`design/flow/design.v`:
```
module cla(
		input  [3:0] A, B,
		input  CIN,
		output COUT,
		output [3:0] S
	);
	wire [3:0] P, G; 
	assign P = A ^ B;
	assign G = A & B;
	wire [3:0] CARRY;
	assign CARRY[0] = G[0] | (P[0] & CIN);																															 
	assign CARRY[1] = G[1] | (P[1] & G[0]) | (P[1] & P[0] & CIN);																							 
	assign CARRY[2] = G[2] | (P[2] & G[1]) | (P[2] & P[1] & G[0]) | (P[2] & P[1] & P[0] & CIN);													 
	assign CARRY[3] = G[3] | (P[3] & G[2]) | (P[3] & P[2] & G[1]) | (P[3] & P[2] & P[1] & G[0]) | (P[3] & P[2] & P[1] & P[0] & CIN);  
	assign COUT  = CARRY[3];
	assign S = P ^ {CARRY[2:0], CIN};
endmodule 
module cla_add(
		input  [23:0] A,B,
		input   CIN,
		output [23:0] OUT,
		output  OF
	);
	wire COUT0, COUT1, COUT2, COUT3, COUT4,COUT5;
	cla claalu_0(.A(A[ 3: 0]), .B(B[ 3: 0]^{4{CIN}}), .CIN(CIN),   .COUT(COUT0), .S(OUT[3:0]));
	cla claalu_1(.A(A[ 7: 4]), .B(B[ 7: 4]^{4{CIN}}), .CIN(COUT0), .COUT(COUT1), .S(OUT[7:4]));
	cla claalu_2(.A(A[11: 8]), .B(B[11: 8]^{4{CIN}}), .CIN(COUT1), .COUT(COUT2), .S(OUT[11:8]));
	cla claalu_3(.A(A[15:12]), .B(B[15:12]^{4{CIN}}), .CIN(COUT2), .COUT(COUT3), .S(OUT[15:12]));
	cla claalu_4(.A(A[19:16]),	.B(B[19:16]^{4{CIN}}), .CIN(COUT3), .COUT(COUT4), .S(OUT[19:16]));
	cla claalu_5(.A(A[23:20]),	.B(B[23:20]^{4{CIN}}), .CIN(COUT4), .COUT(COUT5), .S(OUT[23:20]));
	assign OF = COUT5;
endmodule 
module twos_cla(
		input  [3:0] B,
		input  CIN, 
		output COUT,
		output [3:0] S
	);
	wire [3:0] CARRY;
	assign CARRY[0] = (B[0] & CIN);								 
	assign CARRY[1] = (B[1] & B[0] & CIN);						 
	assign CARRY[2] = (B[2] & B[1] & B[0] & CIN);			 
	assign CARRY[3] = (B[3] & B[2] & B[1] & B[0] & CIN);	 
	assign COUT  = CARRY[3];
	assign S = (B ^ {CARRY[2:0], CIN});
endmodule 
module twoscomp(
		input  [23:0] B,
		output [23:0] OUT
	);
	wire COUT0, COUT1, COUT2, COUT3, COUT4;
	twos_cla t0(.B(~B[ 3: 0]), .CIN(1'b1),   .COUT(COUT0), .S(OUT[3:0]));
	twos_cla t1(.B(~B[ 7: 4]), .CIN(COUT0),  .COUT(COUT1), .S(OUT[7:4]));
	twos_cla t2(.B(~B[11: 8]), .CIN(COUT1),  .COUT(COUT2), .S(OUT[11:8]));
	twos_cla t3(.B(~B[15:12]), .CIN(COUT2),  .COUT(COUT3), .S(OUT[15:12]));
	twos_cla t4(.B(~B[19:16]), .CIN(COUT3),  .COUT(COUT4), .S(OUT[19:16]));
	twos_cla t5(.B(~B[23:20]), .CIN(COUT4),  .COUT(),      .S(OUT[23:20]));
endmodule 
module shifter(
		input  [23:0] IN,
		input  [7:0]  BY,
		input  NEG,				 
		output reg [23:0] OUT
	);
	wire COUT_INT;
	wire [7:0] BY_COMPL;
	twos_cla t_shft0(
		.B(~BY[3:0]), 
		.CIN(1'b1),   
		.COUT(COUT_INT), 
		.S(BY_COMPL[3:0])
	);
	twos_cla t_shft1(
		.B(~BY[7:4]), 
		.CIN(COUT_INT),   
		.COUT(), 
		.S(BY_COMPL[7:4])
	);
	always@(*) begin
		if (NEG == 1'b0) begin	 
			OUT = IN >> BY;
		end else begin					 
			OUT = IN >> BY_COMPL;
		end
	end
endmodule 
module normal(
			input  [23:0] IN,
			input  INOF,
			output reg [22:0] OUT,
			output reg [7:0] COUNT,
			output reg ZEROFLAG
	);
	always@(*) begin
		if (INOF == 1'b1) begin
			OUT   <= IN[23:1];	COUNT <= 8'b1;	  ZEROFLAG <= 1'b0;
		end else begin
			casez (IN)			
				24'b1???????????????????????:
					begin
						OUT <= IN[22:0];	COUNT <= 8'd0;  ZEROFLAG <= 1'b0;
					end 
				24'b01??????????????????????:
					begin
						OUT <= {IN[21:0], 1'b0};  COUNT <= -8'd1;  ZEROFLAG <= 1'b0;
					end
				24'b001?????????????????????:
					begin
						OUT <= {IN[20:0], 2'b0};  COUNT <= -8'd2;  ZEROFLAG <= 1'b0;
					end 
				24'b0001????????????????????:
					begin
						OUT <= {IN[19:0], 3'b0};  COUNT <= -8'd3;  ZEROFLAG <= 1'b0;
					end 
				24'b00001???????????????????:
					begin
						OUT <= {IN[18:0], 4'b0};  COUNT <= -8'd4;  ZEROFLAG <= 1'b0;
					end 
				24'b000001??????????????????:
					begin
						OUT <= {IN[17:0], 5'b0};  COUNT <= -8'd5;  ZEROFLAG <= 1'b0;
					end 
				24'b0000001?????????????????:
					begin
						OUT <= {IN[16:0], 6'b0};  COUNT <= -8'd6;  ZEROFLAG <= 1'b0;
					end 
				24'b00000001????????????????:
					begin
						OUT <= {IN[15:0], 7'b0};  COUNT <= -8'd7;  ZEROFLAG <= 1'b0;
					end 
				24'b000000001???????????????:
					begin
						OUT <= {IN[14:0], 8'b0};  COUNT <= -8'd8;  ZEROFLAG <= 1'b0;
					end 
				24'b0000000001??????????????:
					begin
						OUT <= {IN[13:0], 9'b0};  COUNT <= -8'd9;  ZEROFLAG <= 1'b0;
					end 
				24'b00000000001?????????????:
					begin
						OUT <= {IN[12:0], 10'b0};  COUNT <= -8'd10;  ZEROFLAG <= 1'b0;
					end 
				24'b000000000001????????????:
					begin
						OUT <= {IN[11:0], 11'b0};  COUNT <= -8'd11;  ZEROFLAG <= 1'b0;
					end 
				24'b0000000000001???????????:
					begin
						OUT <= {IN[10:0], 12'b0};  COUNT <= -8'd12;  ZEROFLAG <= 1'b0;
					end 
				24'b00000000000001??????????:
					begin
						OUT <= {IN[9:0], 13'b0};  COUNT <= -8'd13;  ZEROFLAG <= 1'b0;
					end 
				24'b000000000000001?????????:
					begin
						OUT <= {IN[8:0], 14'b0};  COUNT <= -8'd14;  ZEROFLAG <= 1'b0;
					end 
				24'b0000000000000001????????:
					begin
						OUT <= {IN[7:0], 15'b0};  COUNT <= -8'd15;  ZEROFLAG <= 1'b0;
					end 
				24'b00000000000000001???????:
					begin
						OUT <= {IN[6:0], 16'b0};  COUNT <= -8'd16;  ZEROFLAG <= 1'b0;
					end 
				24'b000000000000000001??????:
					begin
						OUT <= {IN[5:0], 17'b0};  COUNT <= -8'd17;  ZEROFLAG <= 1'b0;
					end 
				24'b0000000000000000001?????:
					begin
						OUT <= {IN[4:0], 18'b0};  COUNT <= -8'd18;  ZEROFLAG <= 1'b0;
					end 
				24'b00000000000000000001????:
					begin
						OUT <= {IN[3:0], 19'b0};  COUNT <= -8'd19;  ZEROFLAG <= 1'b0;
					end 
				24'b000000000000000000001???:
					begin
						OUT <= {IN[2:0], 20'b0};  COUNT <= -8'd20;  ZEROFLAG <= 1'b0;
					end 
				24'b0000000000000000000001??:
					begin
						OUT <= {IN[1:0], 21'b0};  COUNT <= -8'd21;  ZEROFLAG <= 1'b0;
					end 
				24'b00000000000000000000001?:
					begin
						OUT <= {IN[0], 22'b0};  COUNT <= -8'd22;  ZEROFLAG <= 1'b0;
					end
				24'b000000000000000000000001:
					begin
						OUT <= {23'b0};  COUNT <= -8'd23;  ZEROFLAG <= 1'b0;
					end
				default:
					begin
						OUT <= {23'b0};  COUNT <= -8'd24;  ZEROFLAG <= 1'b1;
					end 
			endcase
		end
	end
endmodule 
module alu(
		input  FPUCLK,
		input  [31:0] A, B,
		input  [2:0]  CTRL,
		output reg [31:0] OUT
	);
	reg [23:0] APP0, APP1, BPP0, BPP1, RESM;	 
	reg [31:0] OUT0;
	reg ASIGN0, ASIGN1, BSIGN0, BSIGN1, SIGN, OF0;
	reg [2:0]  CTRL1, CTRL2, CTRL3;
	reg [7:0] EXPONENT;
	reg  EXPCIN;				 
	wire [7:0] EXPDIF_w;		 
	wire COUT_EX, COUT_EX1;
	reg [7:0]  EXPCARRY0, EXPCARRY1;						 
	reg  EXPZFLAG0, EXPZFLAG1, EXPZFLAG2;
	cla claexp_0(.A(A[26:23]), .B(B[26:23]^{4{EXPCIN}}), .CIN(EXPCIN),  .COUT(COUT_EX), .S(EXPDIF_w[3:0]));	
	cla claexp_1(.A(A[30:27]),	.B(B[30:27]^{4{EXPCIN}}), .CIN(COUT_EX), .COUT(COUT_EX1), .S(EXPDIF_w[7:4]));
	reg [7:0] EXPDIF0;
	reg EXPLT0;					 
	reg [7:0] AEXP0, BEXP0;		 
	reg [23:0] TBSHIFTED;
	wire [23:0] SHIFTOUT_w;
	shifter shift_0(.IN(TBSHIFTED), .BY(EXPDIF0), .NEG(EXPLT0), .OUT(SHIFTOUT_w));
	reg  [23:0] A_ALUIN, B_ALUIN;
	wire [23:0] ALUOUT;
	reg ALUCIN;
	wire OVERFLOW;
	cla_add cla_add0(
		.A(A_ALUIN),
		.B(B_ALUIN),
		.CIN(ALUCIN),
		.OUT(ALUOUT),
		.OF(OVERFLOW)
	);
	wire [23:0] TWOSOUT;
	twoscomp twosconv0(
		.B(ALUOUT),
		.OUT(TWOSOUT)
	);
	wire [22:0] NORMOUT;
	wire NORMFLAG, NORMZERO;
	wire [7:0] NORM_SHIFT;
	normal normalize0(
		.IN(RESM),
		.INOF(OF0),
		.OUT(NORMOUT),
		.COUNT(NORM_SHIFT),
		.ZEROFLAG(NORMZERO)
	);
	wire COUT_SRES;
	wire [7:0] EXPSRES;
	cla clasresexp_0(.A(EXPCARRY1[3:0]),	.B(NORM_SHIFT[3:0]), .CIN(1'b0),      .COUT(COUT_SRES), .S(EXPSRES[3:0]));
	cla clasresexp_1(.A(EXPCARRY1[7:4]),	.B(NORM_SHIFT[7:4]), .CIN(COUT_SRES), .COUT(),          .S(EXPSRES[7:4]));
	parameter ADD = 3'b000, SUB = 3'b001;
	always@(*) begin
		if (CTRL == ADD | CTRL == SUB) begin
			EXPCIN <= 1'b1;
		end else begin
			EXPCIN <= 1'b0;
		end
		if (CTRL1 == ADD | CTRL1 == SUB) begin			
			if (EXPLT0 == 1'b0) begin			 
				TBSHIFTED <= BPP0;
			end else begin								 
				TBSHIFTED <= APP0;		
			end
		end else begin
			TBSHIFTED <= 24'bX;
		end
		if (CTRL2 == ADD) begin		
			if (((ASIGN1 == 1'b0) & (BSIGN1 == 1'b0)) | ((ASIGN1 == 1'b1) & (BSIGN1 == 1'b1))) begin 	 
				A_ALUIN <= APP1;
				B_ALUIN <= BPP1;
				ALUCIN  <= 1'b0;
			end else if ((ASIGN1 == 1'b0) & (BSIGN1 == 1'b1)) begin
				A_ALUIN <= APP1;	 
				B_ALUIN <= BPP1;
				ALUCIN  <= 1'b1;
			end else if ((ASIGN1 == 1'b1) & (BSIGN1 == 1'b0)) begin
				A_ALUIN <= BPP1;	 
				B_ALUIN <= APP1;
				ALUCIN  <= 1'b1;				
			end else begin
				A_ALUIN <= 24'bX;
				B_ALUIN <= 24'bX;
				ALUCIN  <= 1'bX;
			end			
		end else if (CTRL2 == SUB) begin
			if (((ASIGN1 == 1'b0) & (BSIGN1 == 1'b1)) | ((ASIGN1 == 1'b1) & (BSIGN1 == 1'b0))) begin 	 
				A_ALUIN <= APP1;
				B_ALUIN <= BPP1;
				ALUCIN  <= 1'b0;				
			end else if ((ASIGN1 == 1'b0) & (BSIGN1 == 1'b0)) begin
				A_ALUIN <= APP1;	 
				B_ALUIN <= BPP1;
				ALUCIN  <= 1'b1;				
			end else if ((ASIGN1 == 1'b1) & (BSIGN1 == 1'b1)) begin
				A_ALUIN <= BPP1;	 
				B_ALUIN <= APP1;
				ALUCIN  <= 1'b1;
			end else begin
				A_ALUIN <= 24'bX;
				B_ALUIN <= 24'bX;
				ALUCIN  <= 1'bX;
			end	
		end else begin
			A_ALUIN <= 24'bX;
			B_ALUIN <= 24'bX;
			ALUCIN  <= 1'bX;
		end
		if ((CTRL3 == ADD)|(CTRL3 == SUB)) begin
			if ((EXPZFLAG2 == 1'b1) & (NORMZERO == 1'b1)) begin
				EXPONENT <= 8'b0;
			end else begin
				EXPONENT <= EXPSRES;
			end
		end else begin
			EXPONENT <= EXPSRES;			 
		end
	end
	always@(posedge FPUCLK) begin		
		if (CTRL == ADD | CTRL == SUB) begin
			APP0    <= {1'b1,A[22:0]};
			BPP0    <= {1'b1,B[22:0]};
			ASIGN0  <= A[31];
			BSIGN0  <= B[31];
			EXPDIF0 <= EXPDIF_w;
			EXPLT0  <= ~COUT_EX1;
			AEXP0   <= A[30:23];
			BEXP0   <= B[30:23];
			CTRL1	  <= CTRL;
			if (EXPDIF_w == 8'b0) begin
				EXPZFLAG0 <= 1'b1;
			end else begin
				EXPZFLAG0 <= 1'b0;
			end
		end
		if (CTRL1 == ADD | CTRL1 == SUB) begin
			EXPZFLAG1 <= EXPZFLAG0;
			CTRL2  <= CTRL1;					
			ASIGN1 <= ASIGN0;
			BSIGN1 <= BSIGN0;
			if (EXPLT0 == 1'b0) begin			 
				APP1      <= APP0;
				BPP1      <= SHIFTOUT_w;
				EXPCARRY0  <= AEXP0; 
			end else begin									 
				APP1  	 <= SHIFTOUT_w;
				BPP1      <= BPP0;
				EXPCARRY0  <= BEXP0;					
			end
		end
		if (CTRL2 == ADD) begin
			EXPZFLAG2 <= EXPZFLAG1;
			CTRL3 <= CTRL2;
			if (((ASIGN1 == 1'b0) & (BSIGN1 == 1'b0)) | ((ASIGN1 == 1'b1) & (BSIGN1 == 1'b1))) begin 	 
				RESM <= ALUOUT;
				OF0  <= OVERFLOW;
				EXPCARRY1 <= EXPCARRY0;
				SIGN <= ASIGN1;
			end else if ((ASIGN1 == 1'b0) & (BSIGN1 == 1'b1)) begin
				if (OVERFLOW == 1'b0) begin
					RESM <= TWOSOUT;
				end else begin
					RESM <= ALUOUT;
				end
				OF0 <= 1'b0;
				EXPCARRY1 <= EXPCARRY0;
				SIGN <= ~OVERFLOW;
			end else if ((ASIGN1 == 1'b1) & (BSIGN1 == 1'b0)) begin
				if (OVERFLOW == 1'b0) begin
					RESM <= TWOSOUT;
				end else begin
					RESM <= ALUOUT;
				end
				OF0 <= 1'b0;
				EXPCARRY1 <= EXPCARRY0;
				SIGN <= ~OVERFLOW;
			end
		end else if (CTRL2 == SUB) begin
			CTRL3 <= CTRL2;
			EXPZFLAG2 <= EXPZFLAG1;
			if (((ASIGN1 == 1'b0) & (BSIGN1 == 1'b1)) | ((ASIGN1 == 1'b1) & (BSIGN1 == 1'b0))) begin 	 
				RESM <= ALUOUT;
				OF0 <= OVERFLOW;
				EXPCARRY1 <= EXPCARRY0;
				SIGN <= ASIGN1;
			end else if ((ASIGN1 == 1'b0) & (BSIGN1 == 1'b0)) begin
				if (OVERFLOW == 1'b0) begin
					RESM <= TWOSOUT;
				end else begin
					RESM <= ALUOUT;
				end
				OF0 <= 1'b0;
				EXPCARRY1 <= EXPCARRY0;
				SIGN <= ~OVERFLOW;
			end else if ((ASIGN1 == 1'b1) & (BSIGN1 == 1'b1)) begin
				if (OVERFLOW == 1'b0) begin
					RESM <= TWOSOUT;
				end else begin
					RESM <= ALUOUT;
				end
				OF0 <= 1'b0;
				EXPCARRY1 <= EXPCARRY0;
				SIGN <= ~OVERFLOW;
			end
		end
		if ((CTRL3 == ADD)|(CTRL3 == SUB)) begin
			OUT <= {SIGN, EXPONENT, NORMOUT};
		end
	end
endmodule 
```
`design/flow/run.sh`:
```
#!/bin/bash
# the make line also repeats each setting of config.mk as NAME=value (left out here)
make -C /OpenROAD-flow-scripts/flow DESIGN_CONFIG=/design/flow/config.mk WORK_HOME=/design/flow/orfs CLKGATE_MAP_FILE= finish
```
`design/flow/config.mk`:
```
export PLATFORM = sky130hd
export DESIGN_NAME = alu
export DESIGN_NICKNAME = alu
export VERILOG_FILES = /design/flow/design.v
export SDC_FILE = /design/flow/constraint.sdc
export NUM_CORES = 4
export LEC_CHECK = 0
export ABC_AREA = 1
export CAP_MARGIN = 25
export CELL_PAD_IN_SITES_DETAIL_PLACEMENT = 2
export CELL_PAD_IN_SITES_GLOBAL_PLACEMENT = 1
export CORE_ASPECT_RATIO = 1.76
export CORE_MARGIN = 2
export CORE_UTILIZATION = 42
export CTS_CLUSTER_DIAMETER = 137
export GPL_ROUTABILITY_DRIVEN = 1
export GPL_TIMING_DRIVEN = 1
export HOLD_SLACK_MARGIN = 0.05
export MAX_ROUTING_LAYER = met4
export MIN_ROUTING_LAYER = met2
export SETUP_SLACK_MARGIN = 0.66
export SLEW_MARGIN = 10
```
`design/flow/constraint.sdc`:
```
create_clock -name core_clock -period 4.39 [get_ports {FPUCLK}]
set_input_delay 0.8780 -clock core_clock [delete_from_list [all_inputs] [get_ports {FPUCLK}]]
set_output_delay 0.8780 -clock core_clock [all_outputs]
set_load 0.01 [all_outputs]
```
==> flow_metrics.tcl, run 1 <==
# yosys + openroad results
set metrics [dict create \
    post_synth_inst_count 1817 \
    ios 100 \
    run_status "stopped before the end" \
    synth.cellmix.simpleShare 0.208 \
    synth_nets 1944 \
    die_h_um 251 \
    post_synth_main_area_contributors "edfxtp_1 43%, nand2_1 9.9%, o21ai_0 7.8%, inv_1 5.0%, ha_1 4.4%" \
    fa_ha_area_frac 0.0547 \
    synth-warning-count 3 \
    ys_area_mm2 0.0146 \
    ff_type "edfxtp_1" \
    post_synth_tally_of_flip_flops_with_integrated_enable 208 \
    finalWeightedCongestion 1.06 \
    port_buffers 99 \
    synth.cells.most_frequent "384 x nand2_1, 228 x o21ai_0, 208 x edfxtp_1, 196 x inv_1, 135 x nor2_1" \
    synthMuxAreaShare 0.00548 \
    synth-seq-area-share 0.428 \
    syn_area_per_cell_um2 8.04 \
    number_of_storage_elements_in_the_synthesis_netlist 208 \
    ys_sh_aoi 0.194 \
    yosys-stat-cells 1817 \
    outcome.stop_stage "clock tree synthesis (4_1_cts)" \
    die_x_um 145 \
    row_count 90 \
    top_area_cell "edfxtp_1" \
    post_synth_arst_share 0 \
    synth.comb.largest_family "simple AND/OR/NAND/NOR gates" \
    post_synth_instance_area_mm2 0.0146 \
    yosysMostFrequentCell "nand2_1" \
    tool.error "[ERROR DPL-0033] detailed placement checks failed during check placement." \
    netlist-cell-type-count 53 \
    chip_area_mm2 0.0363 \
    floorplan.core_area_mm2 0.0342 \
    yosys.area.top_type_share 0.428 \
    fp_util 0.427 \
    ys_sh_xor 0.0263 \
    hpwl_mm 58.6 \
]
==> stage by stage <==
| step | instance area, µm² | instances | util | hold slack (ps) | setup WS (ps) |
|---|---|---|---|---|---|
| after detailed placement | 16700 | 2376 | 0.487 | 414 | -571 |
| after global placement | 16700 | 2376 | 0.487 | 402 | -16.4 |
| after floorplan | 14700 | 1817 | - | 400 | 264 |
==> run 2, diff against run 1 <==
Settings changed: ABC_AREA 1 to default, CAP_MARGIN 25 to 20, CELL_PAD_IN_SITES_DETAIL_PLACEMENT 2 to 0, CELL_PAD_IN_SITES_GLOBAL_PLACEMENT 1 to 0, CORE_ASPECT_RATIO 1.76 to default, CORE_UTILIZATION 42 to 65, CTS_CLUSTER_DIAMETER 137 to 386, HOLD_SLACK_MARGIN 0.05 to default, MAX_ROUTING_LAYER met4 to default, MIN_ROUTING_LAYER met2 to met1, SETUP_SLACK_MARGIN 0.66 to default.
Clock period 4.39 ns to 5.14 ns, I/O delays scaled along.
==> run 2 against run 1 <==
Now fails the layout checks on negative setup slack; die size shrank 36%; synthesized cell count shrank 20%; area after synthesis shrank 1.5%.
==> flow_metrics.tcl, run 2 <==
# flow metrics
set metrics [dict create \
    seqPwrFrac 0.292 \
    power.density_mw_per_mm2 491 \
    worstSkewPairLatency_ps 520 \
    fin_tns_setup_ps -194 \
    clockPowerShare 0.185 \
    synth-warning-count 3 \
    rsz0062_at_grt "yes" \
    min-delay-start "EXPCARRY0[3]" \
    yosys.area.top_type_share 0.434 \
    grt_antenna_before_repair 0 \
    r2r_end "RESM[23]" \
    synth_nets 1588 \
    cts.root.buffer_cell "clkbuf_16" \
    grt_pass1_wl_mm 66.2 \
    timing.hold.worst_path_depth 0 \
    switchingPower_mw 3.45 \
    final_critical_path_setup_slack_ps -78.0 \
    synth.cellmix.simpleShare 0.164 \
    ant_nets 0 \
    post_synth_tally_of_flip_flops_with_integrated_enable 208 \
    dominant_power_group "combinational cells" \
    post_synth_arst_share 0 \
    setup.worst_path.start "BSIGN1" \
    worst_slew_pin_slew_ps 1040 \
    ios 100 \
    worst-path-stages 22 \
    ctsHtreeMaxLevel 1 \
    final-max-slew-violation-count 0 \
    number_of_detailed_route_iterations_in_the_first_pass 9 \
    top_area_cell "edfxtp_1" \
    finalHoldViolCount 0 \
    netlist-cell-type-count 87 \
    post_synth_inst_count 1461 \
    max-slew-margin-rel 0.305 \
    timing.fmax_ghz 0.192 \
    ff_type "edfxtp_1" \
    critical-path-slowest-cell "edfxtp_1" \
    cts_tree "done" \
    grt_usage 0.349 \
    route.final.wire_length_mm 43.4 \
    r2r_cells 22 \
    synth.comb.largest_family "AND-OR/OR-AND gates" \
    area_growth_syn_to_layout_pct 21.0 \
    power.ir.vdd_worst_mv 0.288 \
    clk_path_buf_depth 3 \
    run_status "finished with violations" \
    cts.sink_count 208 \
    routed_wire_length_per_instance_um 22.9 \
    fin_nets 1724 \
    hpwl_mm 27.9 \
    cp-endpoint "RESM[23]" \
    power.share.combinational 0.523 \
    dr_total_vias 13000 \
    grt_start_max_net_pins 65 \
    finalWeightedCongestion 0.978 \
    floorplan.core_area_mm2 0.0218 \
    setup_viol_count_final 4 \
    p_int_mw 5.09 \
    syn_area_per_cell_um2 9.84 \
    worst-r2r-setup-slack_ps -80 \
    worstReg2RegStart "BSIGN1" \
    detail_route.drc_violations 0 \
    first_global_vias 12500 \
    critical_path.max_stage_delay_ps 440 \
    fp_util 0.661 \
    worst-endpoint-required_ps 5390 \
    switching_share_of_total_power 0.404 \
    nFillCells 1323 \
    power_leakage_nw 6.44 \
    grt_overflow_total 0 \
    die_x_um 153 \
    yosysMostFrequentCell "edfxtp_1" \
    log.warning_count 32 \
    crit_path_cell_trace "inv_2 > ha_4 > buf_6 > mux2_4 > nand2b_4 > buf_6 > nor2_1 > a21oi_1 > o31ai_1 > ha_1 > and3_4 > nand4_1 > a21oi_4 > nor2_4 > buf_4 > fa_1 > xor2_1 > nand4_1 > nor4_4 > o2111ai_2 > and2_1 > or4_1" \
    ys_sh_xor 0.0335 \
    antenna_cells 0 \
    synthMuxAreaShare 0.0713 \
    ys_area_mm2 0.0144 \
    period_minus_slack_ps 5220 \
    fa_ha_area_frac 0.0555 \
    setup.worst_path.start_class "register" \
    worst_setup_path_end_kind "register" \
    row_count 54 \
    finalCoreUtilization 0.800 \
    finalCritPeriodShare 1.02 \
    post_synth_instance_area_mm2 0.0144 \
    post_drt_via_cell_ratio 6.88 \
    synth.cells.most_frequent "208 x edfxtp_1, 190 x nand2_1, 123 x nor2_1, 107 x a21oi_1, 103 x clkbuf_1" \
    fin_worst_skew_ps 24.2 \
    chip_area_mm2 0.0233 \
    post_synth_main_area_contributors "edfxtp_1 43%, nand2_1 5.0%, ha_1 4.4%, a21oi_1 3.7%, mux2_2 3.5%" \
    worst-setup-path-type "reg2reg" \
    comb_power_mw 4.46 \
    synth-seq-area-share 0.434 \
    worstPathBufferInverterCount 4 \
    p_seq_mw 2.49 \
    worst-path-max-fanout 7 \
    drt_iter0_markers 1852 \
    ys_sh_aoi 0.199 \
    die_h_um 153 \
    port_buffers 99 \
    hold_path_class "reg2reg" \
    failed_layout_checks "negative setup slack" \
    number_of_storage_elements_in_the_synthesis_netlist 208 \
    worstPathArrival_ps 5460 \
    timing.critical_path.max_delay_family "simple AND/OR/NAND/NOR gates" \
    clkSlewWorstSetupHoldPaths_ps 60 \
    maxCapViolations 0 \
    cts_made_buffers 23 \
    yosys-stat-cells 1461 \
    end_point_of_the_worst_hold_path "EXPCARRY1[3]" \
    p_clk_mw 1.58 \
]
-- run 2: final cells by class --
type | instances | area, µm² | share of cell area
clock inverters | 16 | 121 | 0.00697
multi-input cells | 1099 | 7910 | 0.455
repair buffers | 232 | 2060 | 0.119
inverters | 33 | 124 | 0.00712
flip-flops and latches | 208 | 6250 | 0.359
well taps | 280 | 350 | 0.0201
clock buffers | 26 | 587 | 0.0337
-- run 2: repair_timing --
action / 4_1_cts / 5_1_grt
hold buffers: 0 / 0
endpoints found under the setup margin: 6 / 13
endpoints found under the hold margin: 0 / 0
cloned: 0 / 1
pin swaps: 0 / 39
gates resized: 3 / 35
setup buffers: 2 / 23
-- run 2: through the flow --
step	hold slack (ps)	cell area [µm²]	setup WS [ps]	power, mW	cells
2_1_floorplan	400	14600	7.30	5.31	1461
3_3_place_gp	403	16300	68.8	6.41	1824
3_5_place_dp	405	16300	-97.2	6.56	1825
4_1_cts	418	17000	7.88	8.16	1869
5_1_grt	431	17400	-220	8.99	1894
6_report	421	17400	-78.0	8.54	1894
-- run 2: metal layers --
metal,share of wire,wire [µm],track usage,vias up
li1,-,-,-,5801
met1,0.37,16000,0.446,6176
met4,0.057,2490,0.172,0
met3,0.081,3510,0.0469,187
met5,0,0,0,-
met2,0.49,21400,0.588,873
==> run 3, diff against run 2 <==
Settings changed: ABC_AREA from default to 1, CELL_PAD_IN_SITES_DETAIL_PLACEMENT 0 to default, CELL_PAD_IN_SITES_GLOBAL_PLACEMENT 0 to default, CORE_UTILIZATION 65 to 72, CTS_CLUSTER_DIAMETER 386 to 29, CTS_CLUSTER_SIZE from default to 45, GPL_ROUTABILITY_DRIVEN 1 to default, GPL_TIMING_DRIVEN 1 to default, MIN_ROUTING_LAYER met1 to default, PLACE_DENSITY_LB_ADDON from default to 0.26, SETUP_SLACK_MARGIN from default to 1.23, SLEW_MARGIN 10 to 20, TNS_END_PERCENT from default to 5.
Clock period 5.14 ns to 4.89 ns, I/O delays scaled along.
==> run 3 against run 2 <==
The flow now stops in global routing (5_1_grt); synthesized cell count grew 24%; die size fell by 8.1%; area after synthesis up 1.5%.
==> flow_metrics.tcl, run 3 <==
# yosys + openroad results
set metrics [dict create \
    port_buffers 99 \
    cts.sink_count 208 \
    die_x_um 146 \
    grt_overflow_total 55 \
    syn_area_per_cell_um2 8.04 \
    ctsHtreeMaxLevel 2 \
    postPlaceCellArea_mm2 0.0159 \
    row_count 52 \
    cts.root.buffer_cell "clkbuf_16" \
    netlist-cell-type-count 53 \
    ios 100 \
    post_synth_arst_share 0 \
    clk_path_buf_depth 3 \
    finalWeightedCongestion 1.10 \
    synthMuxAreaShare 0.00548 \
    yosys.area.top_type_share 0.428 \
    yosysMostFrequentCell "nand2_1" \
    cts_made_buffers 40 \
    ys_area_mm2 0.0146 \
    run_status "stopped before the end" \
    synth.cells.most_frequent "384 x nand2_1, 228 x o21ai_0, 208 x edfxtp_1, 196 x inv_1, 135 x nor2_1" \
    tool.error "[ERROR GRT-0232] Routing congestion too high. Check the congestion heatmap in the GUI." \
    fa_ha_area_frac 0.0547 \
    ff_type "edfxtp_1" \
    synth.cellmix.simpleShare 0.208 \
    outcome.stop_stage "global routing (5_1_grt)" \
    chip_area_mm2 0.0214 \
    number_of_storage_elements_in_the_synthesis_netlist 208 \
    post_synth_instance_area_mm2 0.0146 \
    hold_buffers 0 \
    synth-seq-area-share 0.428 \
    synth.comb.largest_family "simple AND/OR/NAND/NOR gates" \
    ys_sh_aoi 0.194 \
    top_area_cell "edfxtp_1" \
    post_synth_inst_count 1817 \
    hpwl_mm 32.9 \
    floorplan.core_area_mm2 0.0200 \
    die_h_um 146 \
    fp_util 0.729 \
    ys_sh_xor 0.0263 \
    post_synth_tally_of_flip_flops_with_integrated_enable 208 \
    post_synth_main_area_contributors "edfxtp_1 43%, nand2_1 9.9%, o21ai_0 7.8%, inv_1 5.0%, ha_1 4.4%" \
    placed_cells_incl_taps 2121 \
    synth-warning-count 3 \
    synth_nets 1944 \
    yosys-stat-cells 1817 \
    grt_usage 0.728 \
]
==> run 3: per-stage QoR <==
step                hold WS (ps)  setup WS [ps]
floorplan                    400            761
global placement             401            371
detailed placement           405            163
CTS                          408            433
==> run 3: repair_timing <==
item / 4_1_cts
pin swaps: 35
resized: 39
hold endpoints to repair: 0
endpoints found under the setup margin: 69
gates cloned: 4
setup buffers: 37
==> run 3: layer usage <==
metal  overflow  global-route usage
met5          0               0.152
met2         27               0.914
met1          0               0.735
met3          1               0.538
met4         27               0.745
==> run 4, diff against run 3 <==
Settings changed: ABC_AREA 1 to default, CELL_PAD_IN_SITES_DETAIL_PLACEMENT from default to 1, CELL_PAD_IN_SITES_GLOBAL_PLACEMENT from default to 1, CORE_UTILIZATION 72 to 40, CTS_CLUSTER_DIAMETER 29 to default, CTS_CLUSTER_SIZE 45 to 41, GPL_TIMING_DRIVEN from default to 0, HOLD_SLACK_MARGIN from default to -0.07, MAX_ROUTING_LAYER from default to met5, PLACE_DENSITY_LB_ADDON 0.26 to 0.13, SETUP_SLACK_MARGIN 1.23 to 0.02, TNS_END_PERCENT 5 to default.
Clock period 4.89 ns to 6.92 ns, I/O delays scaled along.
==> run 4 against run 3 <==
The run now finishes clean; area after synthesis down 1.5%; die size up 75%; synthesized cell count down 20%.
==> flow_metrics.tcl, run 4 <==
# flow metrics
set metrics [dict create \
    p_seq_mw 1.85 \
    detail_route.drc_violations 0 \
    synth-warning-count 3 \
    ctsHtreeMaxLevel 1 \
    worst-r2r-setup-slack_ps 420 \
    setup.worst_path.start_class "register" \
    worst-path-max-fanout 10 \
    end_point_of_the_worst_hold_path "EXPCARRY1[7]" \
    power.share.combinational 0.486 \
    number_of_detailed_route_iterations_in_the_first_pass 7 \
    log.warning_count 29 \
    synth.comb.largest_family "AND-OR/OR-AND gates" \
    antenna_cells 0 \
    ys_area_mm2 0.0144 \
    rsz0062_at_grt "no" \
    ios 100 \
    routed_wire_length_per_instance_um 23.0 \
    period_minus_slack_ps 6500 \
    route.final.wire_length_mm 47.8 \
    hpwl_mm 36.7 \
    grt_usage 0.249 \
    switching_share_of_total_power 0.412 \
    post_synth_tally_of_flip_flops_with_integrated_enable 208 \
    yosys.area.top_type_share 0.434 \
    cts.root.buffer_cell "clkbuf_16" \
    p_int_mw 3.70 \
    comb_power_mw 3.06 \
    number_of_storage_elements_in_the_synthesis_netlist 208 \
    post_synth_instance_area_mm2 0.0144 \
    grt_start_max_net_pins 32 \
    post_synth_arst_share 0 \
    die_h_um 194 \
    dr_total_vias 12400 \
    r2r_cells 21 \
    yosys-stat-cells 1461 \
    clkSlewWorstSetupHoldPaths_ps 60 \
    fa_ha_area_frac 0.0555 \
    worstPathArrival_ps 6780 \
    max-slew-margin-rel 0.316 \
    worstSkewPairLatency_ps 550 \
    yosysMostFrequentCell "edfxtp_1" \
    port_buffers 99 \
    synth.cells.most_frequent "208 x edfxtp_1, 190 x nand2_1, 123 x nor2_1, 107 x a21oi_1, 103 x clkbuf_1" \
    timing.critical_path.max_delay_family "simple AND/OR/NAND/NOR gates" \
    post_synth_main_area_contributors "edfxtp_1 43%, nand2_1 5.0%, ha_1 4.4%, a21oi_1 3.7%, mux2_2 3.5%" \
    p_clk_mw 1.39 \
    top_area_cell "edfxtp_1" \
    cts_made_buffers 25 \
    synth_nets 1588 \
    finalWeightedCongestion 0.926 \
    seqPwrFrac 0.294 \
    worst-path-stages 21 \
    ys_sh_aoi 0.199 \
    fin_worst_skew_ps 23.0 \
    ant_nets 0 \
    row_count 69 \
    drt_iter0_markers 905 \
    setup.worst_path.start "CTRL2[1]" \
    worstPathBufferInverterCount 2 \
    timing.hold.worst_path_depth 0 \
    ys_sh_xor 0.0335 \
    switchingPower_mw 2.60 \
    floorplan.core_area_mm2 0.0355 \
    fin_cells 2074 \
    finalCritPeriodShare 0.939 \
    maxCapViolations 0 \
    power.ir.vdd_worst_mv 0.213 \
    fin_tns_setup_ps 0 \
    clk_path_buf_depth 3 \
    netlist-cell-type-count 87 \
    post_synth_inst_count 1461 \
    chip_area_mm2 0.0375 \
    placed_cells_incl_taps 2029 \
    syn_area_per_cell_um2 9.84 \
    post_drt_via_cell_ratio 5.98 \
    first_global_vias 12700 \
    final-max-slew-violation-count 0 \
    worst_setup_path_end_kind "register" \
    worstReg2RegStart "CTRL2[1]" \
    power.density_mw_per_mm2 369 \
    cts_tree "done" \
    worst-setup-path-type "reg2reg" \
    clockPowerShare 0.220 \
    ff_type "edfxtp_1" \
    fp_util 0.405 \
    timing.fmax_ghz 0.154 \
    setup_viol_count_final 0 \
    power_leakage_nw 6.04 \
    run_status "complete, no violations" \
    area_growth_syn_to_layout_pct 18.7 \
    synth.cellmix.simpleShare 0.164 \
    dominant_power_group "combinational cells" \
    crit_path_cell_trace "nor3_2 > nor3_1 > a31oi_2 > clkbuf_2 > mux2_2 > ha_1 > and3_1 > buf_2 > a221oi_1 > o21ai_1 > nor2_1 > o21ai_0 > a21o_1 > a21o_1 > fa_1 > xnor2_2 > nand2_1 > nor2_1 > o2111ai_1 > and2_0 > or4_1" \
    critical-path-slowest-cell "or4_1" \
    grt_overflow_total 0 \
    grt_antenna_before_repair 1 \
    synthMuxAreaShare 0.0713 \
    min-delay-start "EXPCARRY0[7]" \
    synth-seq-area-share 0.434 \
    worst-endpoint-required_ps 7200 \
    cts.sink_count 208 \
    cp-endpoint "RESM[23]" \
    die_x_um 194 \
    finalHoldViolCount 0 \
    fin_nets 1723 \
    worst_slew_pin_slew_ps 1010 \
    critical_path.max_stage_delay_ps 520 \
    hold_path_class "reg2reg" \
    grt_pass1_wl_mm 74.7 \
    r2r_end "RESM[23]" \
]
run 4: repair_timing:
| action | CTS | global route |
|---|---|---|
| buffers inserted | 0 | 1 |
| endpoints found under the setup margin | 3 | 4 |
| hold buffers | 0 | 0 |
| resized | 6 | 7 |
| pin swaps | 0 | 1 |
run 4: routing by layer:
metal / routed length [µm] / track usage
met3: 2120 / 0.0278
met4: 1490 / 0.0831
met2: 23500 / 0.432
met5: 0 / 0
met1: 20700 / 0.324
run 4: area by class of cell:
type / instances / area, µm²
fillers: 3969 / 18400
multi-input cells: 1099 / 7610
flip-flops and latches: 208 / 6250
repair buffers: 108 / 1160
clock buffers: 33 / 656
well taps: 461 / 577
plain buffers: 121 / 494
clock inverters: 11 / 199
inverters: 33 / 124
run 4: metrics by stage:
step           worst slack, ps  power, mW  hold slack, ps  utilization  cell area (µm²)
2_1_floorplan              415       3.86             400            -            14400
3_3_place_gp             -1050       4.79             402        0.450            16000
3_5_place_dp              -242       4.87             406        0.455            16200
4_1_cts                   88.4       6.29             416        0.480            17000
5_1_grt                   60.5       6.68             424        0.481            17100
6_report                   419       6.30             414        0.481            17100
==> run 5, diff against run 4 <==
Settings changed: CELL_PAD_IN_SITES_DETAIL_PLACEMENT 1 to default, CELL_PAD_IN_SITES_GLOBAL_PLACEMENT 1 to default, CORE_UTILIZATION 40 to 71, CTS_CLUSTER_SIZE 41 to 17, GPL_TIMING_DRIVEN 0 to default, HOLD_SLACK_MARGIN -0.07 to -0.1, MAX_ROUTING_LAYER met5 to default, PLACE_DENSITY from default to 0.66, PLACE_DENSITY_LB_ADDON 0.13 to default, SETUP_SLACK_MARGIN 0.02 to default.
Clock period 6.92 ns to 5.15 ns, I/O delays scaled along.
==> run 5 against run 4 <==
Maximum frequency rose by 21%; die size fell by 43%; the layout now fails its checks (negative setup slack); largest cell class unchanged; worst setup slack got worse by 630 ps; total power rose by 41%; area after synthesis did not move; hold slack improved by 5.0 ps; critical path type unchanged; sequential cell count did not move; sequential power rose by 39%.
==> flow_metrics.tcl, run 5 <==
# flow metrics
set metrics [dict create \
    power.ir.vdd_worst_mv 0.324 \
    post_synth_inst_count 1461 \
    fp_util 0.718 \
    grt_overflow_total 0 \
    worst-path-max-fanout 7 \
    row_count 52 \
    hold_path_class "reg2reg" \
    worst_setup_path_end_kind "register" \
    drt_iter0_markers 2527 \
    finalCritPeriodShare 1.04 \
    synth.comb.largest_family "AND-OR/OR-AND gates" \
    synth.cells.most_frequent "208 x edfxtp_1, 190 x nand2_1, 123 x nor2_1, 107 x a21oi_1, 103 x clkbuf_1" \
    worst-r2r-setup-slack_ps -210 \
    crit_path_cell_trace "inv_2 > ha_4 > mux2_4 > nand2b_4 > nor2_4 > a21oi_2 > o31ai_4 > ha_4 > a21o_1 > a221oi_4 > a21oi_4 > nor2_2 > o21ai_2 > a21o_1 > a21o_1 > fa_2 > inv_1 > nand2_1 > nor2_1 > o2111ai_2 > buf_4 > nor3_2 > or4_1" \
    comb_power_mw 4.46 \
    synth-warning-count 3 \
    clk_path_buf_depth 3 \
    floorplan.core_area_mm2 0.0200 \
    syn_area_per_cell_um2 9.84 \
    finalWeightedCongestion 1.00 \
    grt_antenna_before_repair 0 \
    detail_route.drc_violations 0 \
    hold_buffers 0 \
    critical_path.max_stage_delay_ps 520 \
    area_growth_syn_to_layout_pct 19.9 \
    port_buffers 99 \
    seqPwrFrac 0.290 \
    cts.root.buffer_cell "clkbuf_16" \
    end_point_of_the_worst_hold_path "EXPCARRY1[5]" \
    max-slew-margin-rel 0.355 \
    timing.hold.worst_path_depth 0 \
    ff_type "edfxtp_1" \
    cts.sink_count 208 \
    cts_made_buffers 23 \
    p_seq_mw 2.57 \
    netlist-cell-type-count 87 \
    yosys.area.top_type_share 0.434 \
    timing.critical_path.max_delay_family "AND-OR/OR-AND gates" \
    log.warning_count 32 \
    fin_nets 1698 \
    top_area_cell "edfxtp_1" \
    min-delay-start "EXPCARRY0[5]" \
    cp-endpoint "RESM[23]" \
    period_minus_slack_ps 5360 \
    setup_viol_count_final 6 \
    number_of_storage_elements_in_the_synthesis_netlist 208 \
    r2r_end "RESM[23]" \
    worstPathBufferInverterCount 3 \
    power.density_mw_per_mm2 514 \
    cts_tree "done" \
    power.share.combinational 0.503 \
    ys_sh_xor 0.0335 \
    post_synth_arst_share 0 \
    die_h_um 146 \
    grt_start_max_net_pins 78 \
    setup.worst_path.start "ASIGN1" \
    worst-path-stages 23 \
    failed_layout_checks "negative setup slack" \
    finalHoldViolCount 0 \
    switchingPower_mw 3.67 \
    maxCapViolations 0 \
    fin_worst_skew_ps 25.1 \
    nFillCells 977 \
    yosys-stat-cells 1461 \
    p_int_mw 5.19 \
    setup.worst_path.start_class "register" \
    dominant_power_group "combinational cells" \
    routed_wire_length_per_instance_um 26.4 \
    ios 100 \
    grt_usage 0.409 \
    dr_total_vias 14000 \
    final-comb-area_mm2 0.00790 \
    first_global_vias 13100 \
    worst_slew_pin_slew_ps 967 \
    final_critical_path_setup_slack_ps -207 \
    worstSkewPairLatency_ps 550 \
    fin_cells 1856 \
    yosysMostFrequentCell "edfxtp_1" \
    clkSlewWorstSetupHoldPaths_ps 80 \
    chip_area_mm2 0.0214 \
    switching_share_of_total_power 0.415 \
    post_synth_main_area_contributors "edfxtp_1 43%, nand2_1 5.0%, ha_1 4.4%, a21oi_1 3.7%, mux2_2 3.5%" \
    r2r_cells 23 \
    worstReg2RegStart "ASIGN1" \
    fa_ha_area_frac 0.0555 \
    worstPathArrival_ps 5630 \
    ys_area_mm2 0.0144 \
    clockPowerShare 0.206 \
    hpwl_mm 28.3 \
    antenna_cells 0 \
    synth-seq-area-share 0.434 \
    post_synth_tally_of_flip_flops_with_integrated_enable 208 \
    postPlaceCellArea_mm2 0.0162 \
    post_drt_via_cell_ratio 7.53 \
    die_x_um 146 \
    grt_pass1_wl_mm 69.7 \
    timing.fmax_ghz 0.187 \
    critical-path-top-cell-by-count "a21o_1" \
    worst-endpoint-required_ps 5420 \
    fin_area_mm2 0.0172 \
    final-max-slew-violation-count 0 \
    synth.cellmix.simpleShare 0.164 \
    rsz0062_at_grt "yes" \
    p_clk_mw 1.83 \
    fin_tns_setup_ps -560 \
    post_synth_instance_area_mm2 0.0144 \
    placed_cells_incl_taps 1799 \
    worst-setup-path-type "reg2reg" \
    sequential_cell_area_mm2 0.00625 \
    synth_nets 1588 \
    route.final.wire_length_mm 49.0 \
    synthMuxAreaShare 0.0713 \
    ant_nets 0 \
    critical-path-slowest-cell "fa_2" \
    ctsHtreeMaxLevel 1 \
    ys_sh_aoi 0.199 \
    number_of_detailed_route_iterations_in_the_first_pass 10 \
    run_status "finished with violations" \
    power_leakage_nw 6.35 \
]
[run 5: cell type report]
cell class / count / area share
sequential: 208 / 0.362
tap: 270 / 0.0196
multi-input combinational: 1100 / 0.458
inverter: 33 / 0.00718
clock inverter: 17 / 0.0123
clock buffer: 23 / 0.0334
timing repair buffer: 205 / 0.108
[run 5: timing repair]
action,CTS,global route
setup buffers,3,11
cloned,1,1
pin swaps,6,23
endpoints found under the setup margin,12,10
resized,7,21
[run 5: per-layer routing]
metal | part of all wire | GRT usage | wire, µm | vias up
li1 | - | - | - | 5756
met1 | 0.32 | 0.484 | 15800 | 6428
met2 | 0.48 | 0.711 | 23400 | 1376
met3 | 0.11 | 0.0778 | 5590 | 410
met4 | 0.086 | 0.218 | 4230 | 0
met5 | 0 | 0 | 0 | -
[run 5: through the flow]
| step | setup WS [ps] | hold slack [ps] | total power, mW | utilization |
|---|---|---|---|---|
| 2_1_floorplan | 17.3 | 400 | 5.30 | - |
| 3_3_place_gp | 90.6 | 403 | 6.33 | 0.807 |
| 3_5_place_dp | -174 | 405 | 6.52 | 0.807 |
| 4_1_cts | 16.8 | 421 | 8.36 | 0.849 |
| 5_1_grt | -259 | 437 | 9.16 | 0.861 |
| 6_report | -207 | 419 | 8.86 | 0.861 |
==> run 6, diff against run 5 <==
Settings changed: ABC_AREA from default to 0, CORE_UTILIZATION 71 to 72, CTS_CLUSTER_DIAMETER from default to 338, CTS_CLUSTER_SIZE 17 to 10, HOLD_SLACK_MARGIN -0.1 to default, PLACE_DENSITY 0.66 to 0.39, SETUP_SLACK_MARGIN from default to 0.48.
Clock period 5.15 ns to 4.65 ns, I/O delays scaled along.
==> run 6 against run 5 <==
The flow now stops in global routing (5_1_grt); synthesized cell count unchanged; area after synthesis unchanged; die size is 1.3% lower.
==> flow_metrics.tcl, run 6 <==
# yosys + openroad results
set metrics [dict create \
    port_buffers 99 \
    synth_nets 1588 \
    tool.error "[ERROR GRT-0232] Routing congestion too high. Check the congestion heatmap in the GUI." \
    post_synth_tally_of_flip_flops_with_integrated_enable 208 \
    die_x_um 145 \
    hpwl_mm 29.9 \
    hold_buffers 0 \
    yosysMostFrequentCell "edfxtp_1" \
    synthMuxAreaShare 0.0713 \
    post_synth_arst_share 0 \
    ys_area_mm2 0.0144 \
    syn_area_per_cell_um2 9.84 \
    outcome.stop_stage "global routing (5_1_grt)" \
    ctsHtreeMaxLevel 1 \
    run_status "stopped before the end" \
    synth-warning-count 3 \
    postPlaceCellArea_mm2 0.0167 \
    post_synth_inst_count 1461 \
    ys_sh_xor 0.0335 \
    cts.root.buffer_cell "clkbuf_16" \
    post_synth_instance_area_mm2 0.0144 \
    fa_ha_area_frac 0.0555 \
    synth.comb.largest_family "AND-OR/OR-AND gates" \
    die_h_um 145 \
    chip_area_mm2 0.0211 \
    finalWeightedCongestion 1.06 \
    ff_type "edfxtp_1" \
    top_area_cell "edfxtp_1" \
    post_synth_main_area_contributors "edfxtp_1 43%, nand2_1 5.0%, ha_1 4.4%, a21oi_1 3.7%, mux2_2 3.5%" \
    ys_sh_aoi 0.199 \
    yosys.area.top_type_share 0.434 \
    fp_util 0.737 \
    synth.cells.most_frequent "208 x edfxtp_1, 190 x nand2_1, 123 x nor2_1, 107 x a21oi_1, 103 x clkbuf_1" \
    number_of_storage_elements_in_the_synthesis_netlist 208 \
    ios 100 \
    synth.cellmix.simpleShare 0.164 \
    cts.sink_count 208 \
    synth-seq-area-share 0.434 \
    grt_overflow_total 46 \
    yosys-stat-cells 1461 \
    cts_made_buffers 24 \
    netlist-cell-type-count 87 \
    grt_usage 0.717 \
    floorplan.core_area_mm2 0.0195 \
    clk_path_buf_depth 3 \
    row_count 51 \
]
run 6: routing by layer:
| layer | GRT overflow | track usage |
|---|---|---|
| met1 | 0 | 0.716 |
| met2 | 15 | 0.909 |
| met3 | 2 | 0.522 |
| met4 | 28 | 0.741 |
| met5 | 1 | 0.182 |
run 6: timing repair:
action | 4_1_cts
setup buffers | 33
resized | 87
setup endpoints to repair | 30
gates cloned | 1
pin swaps | 30
run 6: through the flow:
step                setup TNS, ps  instances  setup WS, ps   util  total power, mW
CTS                          -816       1909          -304  0.920             9.77
detailed placement          -3190       1849          -422  0.856             7.55
global placement             -388       1849          -192  0.856             7.29
floorplan                    -674       1461          -253      -             5.95
==> run 7, diff against run 6 <==
Settings changed: ABC_AREA 0 to 1, CELL_PAD_IN_SITES_GLOBAL_PLACEMENT from default to 3, CORE_ASPECT_RATIO from default to 0.97, CORE_UTILIZATION 72 to 59, CTS_CLUSTER_DIAMETER 338 to default, CTS_CLUSTER_SIZE 10 to default, GPL_TIMING_DRIVEN from default to 1, MAX_ROUTING_LAYER from default to met4, MIN_ROUTING_LAYER from default to met1, PLACE_DENSITY 0.39 to default, PLACE_DENSITY_LB_ADDON from default to 0.21, SETUP_SLACK_MARGIN 0.48 to default, TNS_END_PERCENT from default to 65.
Clock period 4.65 ns to 3.02 ns, I/O delays scaled along.
==> run 7 against run 6 <==
The flow stops in global placement without I/O (3_1_place_gp_skip_io); area after synthesis is 1.5% higher; synthesized cell count is 24% higher; die size is 23% higher.
==> flow_metrics.tcl, run 7 <==
# yosys + openroad results
set metrics [dict create \
    synthMuxAreaShare 0.00548 \
    yosysMostFrequentCell "nand2_1" \
    synth-warning-count 3 \
    yosys.area.top_type_share 0.428 \
    tool.error "[ERROR FLW-0024] Place density exceeds 1.0 (current PLACE_DENSITY_LB_ADDON =  0.21). Please check if the value of  PLACE_DENSITY_LB_ADDON is between 0 and 0.99." \
    floorplan.core_area_mm2 0.0242 \
    post_synth_main_area_contributors "edfxtp_1 43%, nand2_1 9.9%, o21ai_0 7.8%, inv_1 5.0%, ha_1 4.4%" \
    die_h_um 159 \
    top_area_cell "edfxtp_1" \
    synth.comb.largest_family "simple AND/OR/NAND/NOR gates" \
    synth_nets 1944 \
    yosys-stat-cells 1817 \
    fa_ha_area_frac 0.0547 \
    ys_sh_xor 0.0263 \
    row_count 56 \
    ys_sh_aoi 0.194 \
    post_synth_arst_share 0 \
    post_synth_tally_of_flip_flops_with_integrated_enable 208 \
    ys_area_mm2 0.0146 \
    synth-seq-area-share 0.428 \
    number_of_storage_elements_in_the_synthesis_netlist 208 \
    syn_area_per_cell_um2 8.04 \
    synth.cells.most_frequent "384 x nand2_1, 228 x o21ai_0, 208 x edfxtp_1, 196 x inv_1, 135 x nor2_1" \
    post_synth_instance_area_mm2 0.0146 \
    chip_area_mm2 0.0260 \
    ff_type "edfxtp_1" \
    die_x_um 164 \
    outcome.stop_stage "global placement without I/O (3_1_place_gp_skip_io)" \
    netlist-cell-type-count 53 \
    synth.cellmix.simpleShare 0.208 \
    post_synth_inst_count 1817 \
    fp_util 0.602 \
    run_status "stopped before the end" \
]
==> run 8, diff against run 7 <==
Settings changed: CELL_PAD_IN_SITES_DETAIL_PLACEMENT from default to 1, CELL_PAD_IN_SITES_GLOBAL_PLACEMENT 3 to 1, CORE_ASPECT_RATIO 0.97 to 1.96, CORE_UTILIZATION 59 to 69, CTS_CLUSTER_DIAMETER from default to 58, CTS_CLUSTER_SIZE from default to 41, GPL_TIMING_DRIVEN 1 to 0, HOLD_SLACK_MARGIN from default to -0.07, MAX_ROUTING_LAYER met4 to met5, MIN_ROUTING_LAYER met1 to default, PLACE_DENSITY_LB_ADDON 0.21 to 0.13, SETUP_SLACK_MARGIN from default to 0.02, TNS_END_PERCENT 65 to default.
Clock period 3.02 ns to 6.92 ns, I/O delays scaled along.
==> run 8 against run 7 <==
Die size is 14% lower; synthesized cell count stayed put; the run again fails in global placement without I/O (3_1_place_gp_skip_io); area after synthesis stayed put.
==> flow_metrics.tcl, run 8 <==
# yosys + openroad results
set metrics [dict create \
    post_synth_main_area_contributors "edfxtp_1 43%, nand2_1 9.9%, o21ai_0 7.8%, inv_1 5.0%, ha_1 4.4%" \
    ys_sh_aoi 0.194 \
    yosys-stat-cells 1817 \
    synth.comb.largest_family "simple AND/OR/NAND/NOR gates" \
    die_h_um 208 \
    tool.error "[ERROR FLW-0024] Place density exceeds 1.0 (current PLACE_DENSITY_LB_ADDON =  0.13). Please check if the value of  PLACE_DENSITY_LB_ADDON is between 0 and 0.99." \
    yosys.area.top_type_share 0.428 \
    synth.cellmix.simpleShare 0.208 \
    outcome.stop_stage "global placement without I/O (3_1_place_gp_skip_io)" \
    floorplan.core_area_mm2 0.0208 \
    netlist-cell-type-count 53 \
    ys_sh_xor 0.0263 \
    synth-warning-count 3 \
    die_x_um 108 \
    top_area_cell "edfxtp_1" \
    number_of_storage_elements_in_the_synthesis_netlist 208 \
    syn_area_per_cell_um2 8.04 \
    ys_area_mm2 0.0146 \
    post_synth_tally_of_flip_flops_with_integrated_enable 208 \
    post_synth_inst_count 1817 \
    ff_type "edfxtp_1" \
    synth-seq-area-share 0.428 \
    chip_area_mm2 0.0224 \
    post_synth_arst_share 0 \
    synthMuxAreaShare 0.00548 \
    row_count 74 \
    fa_ha_area_frac 0.0547 \
    yosysMostFrequentCell "nand2_1" \
    post_synth_instance_area_mm2 0.0146 \
    run_status "stopped before the end" \
    synth_nets 1944 \
    fp_util 0.701 \
    synth.cells.most_frequent "384 x nand2_1, 228 x o21ai_0, 208 x edfxtp_1, 196 x inv_1, 135 x nor2_1" \
]
==> run 9, diff against run 8 <==
Settings changed: CELL_PAD_IN_SITES_DETAIL_PLACEMENT 1 to default, CELL_PAD_IN_SITES_GLOBAL_PLACEMENT 1 to default, CORE_ASPECT_RATIO 1.96 to 0.65, CORE_MARGIN 2 to 4, CORE_UTILIZATION 69 to 20, CTS_CLUSTER_DIAMETER 58 to default, CTS_CLUSTER_SIZE 41 to default, GPL_ROUTABILITY_DRIVEN from default to 0, GPL_TIMING_DRIVEN 0 to default, HOLD_SLACK_MARGIN -0.07 to default, PLACE_DENSITY_LB_ADDON 0.13 to 0.15, SETUP_SLACK_MARGIN 0.02 to default, TNS_END_PERCENT from default to 60.
Clock period 6.92 ns to 8.82 ns, I/O delays scaled along.
==> run 9 against run 8 <==
Now clean on timing, DRC and antenna; die size increased to 3.5 times the previous value; synthesized cell count did not move; area after synthesis unchanged.
==> flow_metrics.tcl, run 9 <==
# flow metrics
set metrics [dict create \
    ys_sh_xor 0.0263 \
    ys_area_mm2 0.0146 \
    clockPowerShare 0.244 \
    power.ir.vdd_worst_mv 0.154 \
    fp_util 0.203 \
    finalCoreUtilization 0.243 \
    worst-endpoint-required_ps 9110 \
    synth.cells.most_frequent "384 x nand2_1, 228 x o21ai_0, 208 x edfxtp_1, 196 x inv_1, 135 x nor2_1" \
    syn_area_per_cell_um2 8.04 \
    p_seq_mw 1.48 \
    hpwl_mm 36.3 \
    chip_area_mm2 0.0775 \
    port_buffers 99 \
    fa_ha_area_frac 0.0547 \
    worst-path-stages 27 \
    timing.fmax_ghz 0.189 \
    synthMuxAreaShare 0.00548 \
    switchingPower_mw 1.86 \
    critical-path-top-cell-by-count "inv_1" \
    cts.sink_count 208 \
    timing.hold.worst_path_depth 0 \
    grt_overflow_total 0 \
    grt_antenna_before_repair 0 \
    comb_power_mw 1.90 \
    power_leakage_nw 6.80 \
    cts_tree "done" \
    worstPathArrival_ps 5570 \
    r2r_cells 27 \
    cts.repair_timing.setup_buffer_count 0 \
    critical-path-slowest-cell "or2_2" \
    grt_pass1_wl_mm 75.3 \
    routed_wire_length_per_instance_um 17.0 \
    clkSlewWorstSetupHoldPaths_ps 60 \
    number_of_storage_elements_in_the_synthesis_netlist 208 \
    first_global_vias 12600 \
    log.warning_count 29 \
    drt_iter0_markers 1246 \
    r2r_end "RESM[20]" \
    switching_share_of_total_power 0.417 \
    period_minus_slack_ps 5280 \
    max-slew-margin-rel 0.320 \
    yosysMostFrequentCell "nand2_1" \
    place_ws_ps 2980 \
    p_clk_mw 1.09 \
    worst_setup_path_end_kind "register" \
    number_of_detailed_route_iterations_in_the_first_pass 7 \
    ff_type "edfxtp_1" \
    post_synth_main_area_contributors "edfxtp_1 43%, nand2_1 9.9%, o21ai_0 7.8%, inv_1 5.0%, ha_1 4.4%" \
    ys_sh_aoi 0.194 \
    power.share.combinational 0.425 \
    finalHoldWorstSlack_ps 415 \
    floorplan.core_area_mm2 0.0720 \
    top_area_cell "edfxtp_1" \
    row_count 79 \
    timing.critical_path.max_delay_family "simple AND/OR/NAND/NOR gates" \
    rsz0062_at_grt "no" \
    yosys-stat-cells 1817 \
    seqPwrFrac 0.330 \
    setup.worst_path.start_class "register" \
    finalHoldViolCount 0 \
    worst_slew_pin_slew_ps 1010 \
    synth-warning-count 3 \
    fin_tns_setup_ps 0 \
    setup_viol_count_final 0 \
    final-max-slew-violation-count 0 \
    post_drt_via_cell_ratio 4.62 \
    detail_route.drc_violations 0 \
    grt_start_max_net_pins 62 \
    setup.worst_path.start "ASIGN1" \
    dominant_power_group "combinational cells" \
    synth-seq-area-share 0.428 \
    clk_path_buf_depth 3 \
    min-delay-start "SIGN" \
    post_cts_resize_count 0 \
    fin_worst_skew_ps 20.1 \
    hold_buffers 0 \
    worstReg2RegStart "ASIGN1" \
    fin_nets 1993 \
    worst-setup-path-type "reg2reg" \
    cts_made_buffers 27 \
    end_point_of_the_worst_hold_path "OUT[31]" \
    dr_total_vias 13200 \
    die_h_um 226 \
    ctsHtreeMaxLevel 1 \
    post_synth_instance_area_mm2 0.0146 \
    cts.root.buffer_cell "clkbuf_16" \
    area_growth_syn_to_layout_pct 19.9 \
    maxCapViolations 0 \
    hold_path_class "reg2reg" \
    route.final.wire_length_mm 48.6 \
    ant_nets 0 \
    synth_nets 1944 \
    critical_path.max_stage_delay_ps 660 \
    cp-endpoint "RESM[20]" \
    p_int_mw 2.61 \
    finalCritPeriodShare 0.599 \
    worst-path-max-fanout 48 \
    die_x_um 343 \
    fin_area_mm2 0.0175 \
    post_synth_tally_of_flip_flops_with_integrated_enable 208 \
    final_critical_path_setup_slack_ps 3540 \
    power.density_mw_per_mm2 256 \
    ios 100 \
    antenna_cells 0 \
    worstSkewPairLatency_ps 570 \
    postPlaceCellArea_mm2 0.0166 \
    worst-r2r-setup-slack_ps 3540 \
    grt_usage 0.123 \
    worstPathBufferInverterCount 5 \
    yosys.area.top_type_share 0.428 \
    netlist-cell-type-count 53 \
    synth.comb.largest_family "simple AND/OR/NAND/NOR gates" \
    synth.cellmix.simpleShare 0.208 \
    run_status "complete, no violations" \
    post_synth_arst_share 0 \
    post_synth_inst_count 1817 \
]
[run 9: metal layers]
metal	share of wire	GRT usage
met1	0.51	0.191
met3	0.066	0.0225
met2	0.41	0.176
met5	0	0
met4	0.016	0.0234
[run 9: layout make-up]
class                      instances  area (µm²)
timing repair buffer             121        1210
fill                            7862       54400
tap                              972        1220
sequential                       208        6250
clock inverter                    18         179
inverter                         215         807
clock buffer                      30         687
multi-input combinational       1293        7170
[run 9: through the flow]
stage / power, mW / instances
after floorplan: 2.77 / 1817
after global placement: 3.39 / 2806
after detailed placement: 3.39 / 2806
after CTS: 4.52 / 2854
after global routing: 4.81 / 2857
final: 4.48 / 2857
==> run 10, diff against run 9 <==
Settings changed: ABC_AREA 1 to default, CORE_ASPECT_RATIO 0.65 to default, CORE_MARGIN 4 to 2, CORE_UTILIZATION 20 to 71, CTS_CLUSTER_SIZE from default to 37, GPL_ROUTABILITY_DRIVEN 0 to default, MAX_ROUTING_LAYER met5 to default, PLACE_DENSITY_LB_ADDON 0.15 to default, TNS_END_PERCENT 60 to default.
Clock period 8.82 ns to 4.57 ns, I/O delays scaled along.
==> run 10 against run 9 <==
The flow now stops in global routing (5_1_grt); synthesized cell count decreased by 20%; die size down 72%; area after synthesis fell by 1.5%.
==> flow_metrics.tcl, run 10 <==
# yosys + openroad results
set metrics [dict create \
    port_buffers 99 \
    netlist-cell-type-count 87 \
    ios 100 \
    cts.sink_count 208 \
    fp_util 0.718 \
    die_h_um 146 \
    post_synth_arst_share 0 \
    synth_nets 1588 \
    floorplan.core_area_mm2 0.0200 \
    fa_ha_area_frac 0.0555 \
    cts.root.buffer_cell "clkbuf_16" \
    hold_buffers 0 \
    yosys.area.top_type_share 0.434 \
    clk_path_buf_depth 3 \
    grt_overflow_total 241 \
    cts_made_buffers 22 \
    syn_area_per_cell_um2 9.84 \
    post_synth_main_area_contributors "edfxtp_1 43%, nand2_1 5.0%, ha_1 4.4%, a21oi_1 3.7%, mux2_2 3.5%" \
    number_of_storage_elements_in_the_synthesis_netlist 208 \
    finalWeightedCongestion 1.02 \
    yosys-stat-cells 1461 \
    tool.error "[ERROR GRT-0232] Routing congestion too high. Check the congestion heatmap in the GUI." \
    synth.comb.largest_family "AND-OR/OR-AND gates" \
    row_count 52 \
    hpwl_mm 30.5 \
    top_area_cell "edfxtp_1" \
    synth-seq-area-share 0.434 \
    synth.cells.most_frequent "208 x edfxtp_1, 190 x nand2_1, 123 x nor2_1, 107 x a21oi_1, 103 x clkbuf_1" \
    post_synth_tally_of_flip_flops_with_integrated_enable 208 \
    run_status "stopped before the end" \
    synth.cellmix.simpleShare 0.164 \
    chip_area_mm2 0.0214 \
    post_synth_instance_area_mm2 0.0144 \
    ys_sh_aoi 0.199 \
    die_x_um 146 \
    yosysMostFrequentCell "edfxtp_1" \
    ys_area_mm2 0.0144 \
    placed_cells_incl_taps 1867 \
    synthMuxAreaShare 0.0713 \
    synth-warning-count 3 \
    outcome.stop_stage "global routing (5_1_grt)" \
    ff_type "edfxtp_1" \
    grt_usage 0.792 \
    postPlaceCellArea_mm2 0.0168 \
    post_synth_inst_count 1461 \
    ctsHtreeMaxLevel 1 \
    ys_sh_xor 0.0335 \
]
## run 10: timing repair
action                                  in CTS
pin swaps                                   50
gates resized                               66
buffers inserted                            19
endpoints found under the setup margin      20
gates cloned                                 1
hold endpoints to repair                     0
## run 10: through the flow
stage	worst slack, ps	util
3_5_place_dp	-514	0.836
2_1_floorplan	-333	-
3_3_place_gp	-259	0.836
4_1_cts	-387	0.892
## run 10: routing by layer
| layer | overflow | track usage |
|---|---|---|
| met4 | 112 | 0.833 |
| met2 | 116 | 0.973 |
| met1 | 4 | 0.785 |
| met3 | 6 | 0.616 |
| met5 | 3 | 0.216 |
No activity file was given, so power comes from the tool's default toggle rates.
